Setup of try-sierra:
## ALU
module ALU(
    clk,
    rst_n,
    valid,
    ready,
    mode,
    in_A,
    in_B,
    out
);
For scale: roughly 2500 cells after synthesis.
Settings: LEC_CHECK=0, ABC_AREA=1, CAP_MARGIN=20, CORE_MARGIN=2, CORE_UTILIZATION=59, CTS_CLUSTER_DIAMETER=388, CTS_CLUSTER_SIZE=98, GPL_ROUTABILITY_DRIVEN=0, SLEW_MARGIN=20, TNS_END_PERCENT=10; clock period 10.0 ns.
run.sh (not shown) runs the stock make flow with config.mk's settings and CLKGATE_MAP_FILE=.
The flow did not stop early for try-sierra: all stages ran, and the layout cleared the timing, design-rule and antenna checks.
Input changes introduced in try-pepper (baseline for comparison: try-sierra):
Settings: changing CTS_CLUSTER_DIAMETER from 388 to 275; setting CELL_PAD_IN_SITES_GLOBAL_PLACEMENT to 1 for the first time; setting MAX_ROUTING_LAYER to met4 for the first time; setting MIN_ROUTING_LAYER to met1 for the first time; changing CORE_UTILIZATION from 59 to 40; removing TNS_END_PERCENT (formerly 10); removing CTS_CLUSTER_SIZE (formerly 98); changing SLEW_MARGIN from 20 to 15; removing GPL_ROUTABILITY_DRIVEN (formerly 0).
### Flow results
In terms of fraction of area in non-clock buffers, try-pepper and try-sierra differ only marginally.
Re final area: try-pepper is 1.5% up on try-sierra.
Compared with try-sierra, try-pepper shows first-pass GRT wire length higher by 14%.
Against try-sierra, try-pepper comes in 1.2 points lower on proportion of power drawn by combinational gates.
Number of nets in the finished design of try-sierra is on par with try-pepper.
Diff try-sierra -> try-pepper: final cell count up about 5%; total cell area reported by yosys after synthesis flat.

========
## job 1716
Starting RTL as in the previous note.
Design ALU, start of the top module:
module ALU(
    clk,
    rst_n,
    valid,
    ready,
    mode,
    in_A,
    in_B,
    out
);
    input         clk, rst_n;
    input         valid;
    input  [1:0]  mode;  
    output        ready;
    input  [31:0] in_A, in_B;
    output [63:0] out;
    parameter IDLE = 3'd0;
    parameter MUL  = 3'd1;
    parameter DIV  = 3'd2;
    parameter AND  = 3'd3;
    parameter AVG  = 3'd4;
    parameter OUT  = 3'd5;
    reg  [ 2:0] state, state_nxt;
    reg  [ 4:0] counter, counter_nxt;
    reg  [64:0] shreg, shreg_nxt;  
    reg  [31:0] alu_in, alu_in_nxt;
    reg  [32:0] alu_out;
    reg         ready_;
    assign ready = ready_;
    assign out = shreg[63:0];
    always @(*) begin
        case(state)
            IDLE: begin
                if (valid) 
                    case (mode)
                        0 : state_nxt = MUL;
                        1 : state_nxt = DIV;
                        2 : state_nxt = AND;
                        3 : state_nxt = AVG;
                    endcase
                else state_nxt = IDLE;
            end
            MUL : state_nxt = (counter != 31) ? MUL : OUT;
            DIV : state_nxt = (counter != 31) ? DIV : OUT;
            AND : state_nxt = OUT;
            AVG : state_nxt = OUT;
            OUT : state_nxt = IDLE;
            default : state_nxt = IDLE;
        endcase
    end
    always @(*) begin
        if ((state == MUL) || (state == DIV)) counter_nxt = counter + 1; 
        else                                  counter_nxt = 0;
    end
    always @(*) begin
        case(state)
            IDLE: begin
                if (valid) alu_in_nxt = in_B;
                else       alu_in_nxt = 0;
            end
            OUT : alu_in_nxt = 0;
            default: alu_in_nxt = alu_in;
        endcase
    end
    always @(*) begin
        case (state)
            MUL : begin
                if (shreg[0]) alu_out = shreg[63:32] + alu_in;
                else          alu_out = shreg[63:32];
            end
            DIV : alu_out = shreg[64:32] - {1'b0, alu_in};
            AND : alu_out = shreg[31:0] & alu_in;
            AVG : alu_out = (shreg[31:0] + alu_in) >> 1;
            default alu_out = 0;
        endcase
    end
    always @(*) begin
        case (state)
            IDLE: begin
                if (valid) begin
                    shreg_nxt = {33'b0, in_A};
  ...
make LEC_CHECK=0 CAP_MARGIN=20 CELL_PAD_IN_SITES_DETAIL_PLACEMENT=1 CORE_ASPECT_RATIO=0.63 CORE_MARGIN=2 CORE_UTILIZATION=39 CTS_CLUSTER_DIAMETER=256 CTS_CLUSTER_SIZE=60 GPL_TIMING_DRIVEN=0 SETUP_SLACK_MARGIN=0.8 SLEW_MARGIN=40 TNS_END_PERCENT=30 finish   # period 7.35 ns
Job 1716 finished every step from synthesis to the final layout, and the layout passed the timing, design-rule and antenna checks.
## Diff of input files: job 2183 against job 1716
- CELL_PAD_IN_SITES_DETAIL_PLACEMENT no longer set, was 1
- SLEW_MARGIN now 20, was 40
- SETUP_SLACK_MARGIN no longer set, was 0.8
- CTS_CLUSTER_DIAMETER no longer set, was 256
- GPL_TIMING_DRIVEN no longer set, was 0
- TNS_END_PERCENT no longer set, was 30
- CORE_UTILIZATION now 69, was 39
- CTS_CLUSTER_SIZE now 36, was 60
- CORE_ASPECT_RATIO no longer set, was 0.63
- the clock period (ns, I/O delays scaled along) now 3.96, was 7.35
### Flow results
Global-route wire length before repair in job 2183 vs job 1716: down 14000 um. Measured against each other, job 2183 and job 1716 differ in placement-stage worst setup slack, the lower figure coming from job 2183. To summarise job 2183: no stage aborted, but the layout did not pass its checks, failing on negative setup slack. Diff job 1716 -> job 2183 | part of the total power dissipated in combinational logic | increase of 2.1 points. Non-clock buffer count is higher on job 1716.
Relative to job 2183, the following input files were edited for job 9222:
- CORE_UTILIZATION now 72, was 69
- CTS_CLUSTER_SIZE now 37, was 36
- the clock period (ns, I/O delays scaled along) now 6.94, was 3.96
## What came out
- Job 9222: full flow OK, the timing, design-rule and antenna checks passed
- Going from job 2183 to job 9222, floorplan core density grows by 3.0 points.
- Taking job 2183 as 1.0, job 9222 lands at 0.940 on design area.
- Total negative slack: job 9222 vs job 2183, no meaningful difference
- Worst setup path endpoint = shreg[50]$_DFF_PN0_: job 2183; worst setup path endpoint = shreg[42]$_DFF_PN0_: job 9222
- | setup violation total in the final timing report | job 9222 vs job 2183 | 1 lower |
- On overall power consumption, the higher figure sits with job 2183, not job 9222.
- Between job 9222 and job 2183, it is job 9222 whose share of total power consumed by net switching is higher, by 2.0 points.
- Compared to job 2183, job 9222 has power share of the clock group 0.5 points higher.
- Looking at library cell contributing the largest single delay on the critical path, the sky130_fd_sc_hd__dfrtp_1 result is from job 2183; the sky130_fd_sc_hd__ha_1 one comes from job 9222.
- Job 9222 does better than job 2183 on wire length reported by the detailed router.
- Between job 9222 and job 2183, it is job 9222 whose global-route usage is lower, by 2.9 points.
- Going from job 2183 to job 9222, final worst-path cycle share shrinks by 30 points.
Changes in job 1062 relative to job 9222:
- CORE_UTILIZATION: 72 -> 70
- CTS_CLUSTER_SIZE: 37 -> 88
- the clock period (ns, I/O delays scaled along): 6.94 -> 3.59
==> comparison <==
- As far as count of different cell masters after synthesis goes, job 9222 and job 1062 are indistinguishable; the numbers are identical.
- Comparing job 9222 against job 1062, there is no change at all in sequential fraction of the synthesis area.
- The placement-stage cell area in job 1062 is 1.15 times that in job 9222.
- Total setup buffers inserted after CTS delta for job 1062 relative to job 9222: 5 higher
- Min quantity of gates resized following cts across job 1062 and job 9222: job 9222
- FAIL job 1062 @ 5_1_grt: tool exited with error
- The final reports for job 1062 and job 9222 show count of standard-cell rows higher in the former.

========
== old ==
ALU again, from the RTL that the note above started with.
Settings: LEC_CHECK=0, CAP_MARGIN=25, CORE_ASPECT_RATIO=0.88, CORE_MARGIN=7, CORE_UTILIZATION=22, GPL_ROUTABILITY_DRIVEN=0, GPL_TIMING_DRIVEN=1, MIN_ROUTING_LAYER=met1, PLACE_DENSITY_LB_ADDON=0.27, SLEW_MARGIN=20; clock period 5.1 ns.
For new, these inputs were changed with respect to old:
Settings: CTS_CLUSTER_SIZE: unset -> 98; CTS_CLUSTER_DIAMETER: unset -> 330; PLACE_DENSITY: unset -> 0.35; PLACE_DENSITY_LB_ADDON: 0.27 -> unset; CAP_MARGIN: 25 -> 30; CORE_UTILIZATION: 22 -> 45; ABC_AREA: unset -> 1; TNS_END_PERCENT: unset -> 15; CORE_ASPECT_RATIO: 0.88 -> 0.5; SETUP_SLACK_MARGIN: unset -> -0.16.
Notes after the runs:
Relative to old, global routing usage on met2 has gone up in new.
Against old, via count in new rose by more than a quarter.
Diff old and new: global-route wire length before repair higher in new

========
ALU again, from the RTL that the note above started with.
clock: 10.0 ns
lec_check: 0
abc_area: 1
cap_margin: 20
core_aspect_ratio: 0.5
core_margin: 2
core_utilization: 45
cts_cluster_diameter: 388
cts_cluster_size: 98
gpl_routability_driven: 0
slew_margin: 20
The starting point completed with no timing, DRC or antenna violations.
==> next run, changes <==
- ABC_AREA: 1 -> not set
- CORE_ASPECT_RATIO: 0.5 -> not set
- CORE_UTILIZATION: 45 -> 62
- CTS_CLUSTER_DIAMETER: 388 -> not set
- GPL_ROUTABILITY_DRIVEN: 0 -> not set
- clock period: 10.0 -> 5.83 ns (I/O delays scaled with it)
After rerunning: The changed run completed without violations; clock skew rises by 0.0095 ns; via count shrinks by 20%; sequential power grows by 86%; routed wire length went down by 24%; worst setup slack gets worse by 3.6 ns; global-route usage climbs by 7.8 points.
==> next run, changes <==
- CORE_UTILIZATION: 62 -> 40
- CTS_CLUSTER_SIZE: 98 -> not set
- clock period: 5.83 -> 5.22 ns (I/O delays scaled with it)
Die size rises by 53%.
Critical path depth shrinks by 2.
Via count drops by 3.0%.
Register-to-register slack got worse by 0.67 ns.
Clock-buffer cell count grows by 1.
Clock skew is about the same.
Setup slack degrades by 0.67 ns.
Wire length grows by 8.9%.
Sequential cell count does not change.
Cell area rises by 1.8%.
==> next run, changes <==
- CORE_UTILIZATION: 40 -> 62
Outcome:
- The changed run completed without violations
- via count went up by a few percent
- design area goes down slightly
- area after synthesis does not change
- critical path depth stays the same
- final cell count went down by a few percent
- core utilization came out higher by 24 points
- sequential share of layout area rises by 0.28 points
- power decreases by a few percent
- wire length fell by roughly a tenth
- die size decreases by a quarter to a third
==> next run, changes <==
- CORE_UTILIZATION: 62 -> 69
- CTS_CLUSTER_SIZE: not set -> 35
- clock period: 5.22 -> 3.96 ns (I/O delays scaled with it)
This time the run completed and failed the layout checks on setup timing; count of clock-buffer cells in the layout stays the same; register-to-register slack degrades by 0.67 ns; non-clock buffer count increases by 92; total power climbs by 45%; first-iteration DRC count goes up by 25%; synthesized cell count is unchanged; hold slack gets worse by 0.0072 ns; worst setup slack loses 0.67 ns.
Power figures rest on the tool's default switching activity, not on a simulated workload.
